// Circle_Area_Calculator
module Circle_Area_Calculator(clk, rst, radius, area);
  input wire clk, rst;
  input wire [31:0] radius;
  output reg [31:0] area;
  wire [31:0] Square_radius, Result;
  parameter Pi = 32'b01000000010010010000111111010000;
  FloatMultiplier_rounding FM0(.Multiplicand(radius), .Multiplier(radius), .Result(Square_radius));
  FloatMultiplier_rounding FM1(.Multiplicand(Square_radius), .Multiplier(Pi), .Result(Result));
  always @(posedge clk) begin
	if(rst) begin
		area[31:0] <= 1'b0;
	end else begin
		area[31:0] <= Result[31:0];
	end
  end
endmodule
Settings: LEC_CHECK=0, ABC_AREA=1, CAP_MARGIN=30, CORE_MARGIN=2, CORE_UTILIZATION=57, CTS_CLUSTER_DIAMETER=219, CTS_CLUSTER_SIZE=82, GPL_TIMING_DRIVEN=1, HOLD_SLACK_MARGIN=0.07, PLACE_DENSITY_LB_ADDON=0.11, SETUP_SLACK_MARGIN=-0.45, SLEW_MARGIN=20; clock period 26.7 ns.
run.sh (not shown) runs the stock make flow with config.mk's settings and CLKGATE_MAP_FILE=.
The starting point went through all stages and came out clean.
==> next run, changes <==
Settings changed: ABC_AREA 1 to unset, CAP_MARGIN 30 to 20, CORE_UTILIZATION 57 to 40, CTS_CLUSTER_DIAMETER 219 to unset, CTS_CLUSTER_SIZE 82 to unset, GPL_TIMING_DRIVEN 1 to unset, HOLD_SLACK_MARGIN 0.07 to unset, PLACE_DENSITY_LB_ADDON 0.11 to unset, SETUP_SLACK_MARGIN -0.45 to unset.
Clock period 26.7 ns to 23.3 ns, I/O delays scaled along.
What happened: This time the run reached the layout checks and failed them: setup timing; non-clock buffer count is higher by 920; synthesized area is lower by 0.54%; final area is higher by about 20%.
==> next run, changes <==
Settings changed: CORE_UTILIZATION 40 to 59.
Clock period 23.3 ns to 29.0 ns, I/O delays scaled along.
The changed run finished clean.
Setup slack improves by 4.1 ns.
Worst hold slack improves by 1.1 ns.
Global-route usage increases by 6.7 points.
Synthesized cell count is unchanged.
Sequential share of layout area increases by 0.27 points.
==> next run, changes <==
Settings changed: CORE_UTILIZATION 59 to 50, TNS_END_PERCENT set to 5.
Clock period 29.0 ns to 15.6 ns, I/O delays scaled along.
After rerunning: With this change the flow produced a layout that fails on setup timing. Worst hold slack loses 2.7 ns. Routed wire length came out higher by about 13%. Clock-buffer cell count rose by 1. Via count went up by 11%. Die area goes up by about 18%. Setup slack loses 10 ns. Cell area is higher by 19%. Non-clock buffer count increases by 987.
==> next run, changes <==
Settings changed: ABC_AREA set to 1, CORE_UTILIZATION 50 to 72, TNS_END_PERCENT 5 to unset.
Clock period 15.6 ns to 17.2 ns, I/O delays scaled along.
Outcome: Now the flow aborted during detailed placement. Die size went down by a quarter to a third. Synthesized area rises slightly. Synthesized cell count went up by about a fifth.

Setup of alpha:
Starting RTL as in the previous note.
clock: 27.6 ns
lec_check: 0
abc_area: 1
cap_margin: 20
core_margin: 2
core_utilization: 72
cts_cluster_diameter: 353
cts_cluster_size: 15
max_routing_layer: met4
slew_margin: 20
Input changes introduced in beta (baseline for comparison: alpha):
- swapping 72 for 65 in CORE_UTILIZATION
- clearing CTS_CLUSTER_SIZE, which used to be 15
- clearing ABC_AREA, which used to be 1
- clearing CTS_CLUSTER_DIAMETER, which used to be 353
- swapping 27.6 for 26.9 in the clock period (ns, I/O delays scaled along)
[summary]
- Across alpha and beta, a clean result was obtained everywhere but in beta.
- In beta the implementation completed, yet the final layout does not meet the checks, the culprit being setup timing.
- beta vs alpha: post-detailed-route wirelength per cell up by more than 10%
- Side by side, adder-cell area share of the yosys netlist turned out higher in beta than in alpha.
- Maximum fanout along the worst path down 10 in beta wrt alpha
- In the reports for alpha and beta, the larger tap cell instance count belongs to beta.
The inputs of gamma differ from those of beta as listed below.
- MAX_ROUTING_LAYER: met4 -> unset
- CORE_UTILIZATION: 65 -> 32
- the clock period (ns, I/O delays scaled along): 26.9 -> 45.4
Results
No stage failed in gamma, and the final checks on the layout all came back clean.
Summary of the comparison: total negative setup slack is higher in gamma, relative to beta.
Weighted congestion at the end of routability-driven global placement went down by a little under 10% going from beta to gamma.
gamma ended up with a lower total wire length after detailed routing than beta did.
### gamma -> delta
- MAX_ROUTING_LAYER newly set to met4
- CORE_UTILIZATION changed from 32 to 68
- ABC_AREA newly set to 1
- the clock period (ns, I/O delays scaled along) changed from 45.4 to 24.5
==> results <==
Flow for delta halted at global routing (5_1_grt), error code GRT-0232.
Summary of delta over gamma: overall chip area now sits lower; basic-gate share of the synthesized area counting and, or, nand and nor cells now sits higher; synthesized cell count now sits higher; count of unique library cells instantiated by Yosys now sits lower; synthesized area now sits higher.
gamma has higher horizontal die dimension than delta.
Placed wire-length estimate went up by more than 10% going from gamma to delta.
Compared with gamma, in delta core area has decreased; total number of placement rows has decreased.
Between delta and gamma, it is delta whose post-CTS setup buffer count is higher, by 56.
diff inputs: delta => epsilon
- CORE_UTILIZATION changed from 68 to 66
- CTS_CLUSTER_SIZE newly set to 28
- ABC_AREA removed (was 1)
- the clock period (ns, I/O delays scaled along) changed from 24.5 to 27.6
==> comparison <==
[epsilon] flow finished | final checks: failed | reasons: setup timing. Comparing epsilon with delta, the count of boundary I/O pins came out essentially unchanged. Delta (epsilon minus delta): placeable core region grew by about 2.3%, instance tally after logic synthesis shrank by 15%, core utilization at floorplan shrank by 1.9 points, area fraction in full adders, half adders and majority gates grew by 0.29 points. Summary: with delta as the reference, standard-cell row count in epsilon moved up slightly. For sequential cell area fraction in the yosys report, delta and epsilon come out practically identical. Routability-driven placement congestion ratio (epsilon vs. delta) decreases slightly. On number of distinct library cells after synthesis: between delta and epsilon, it ends up higher for epsilon.
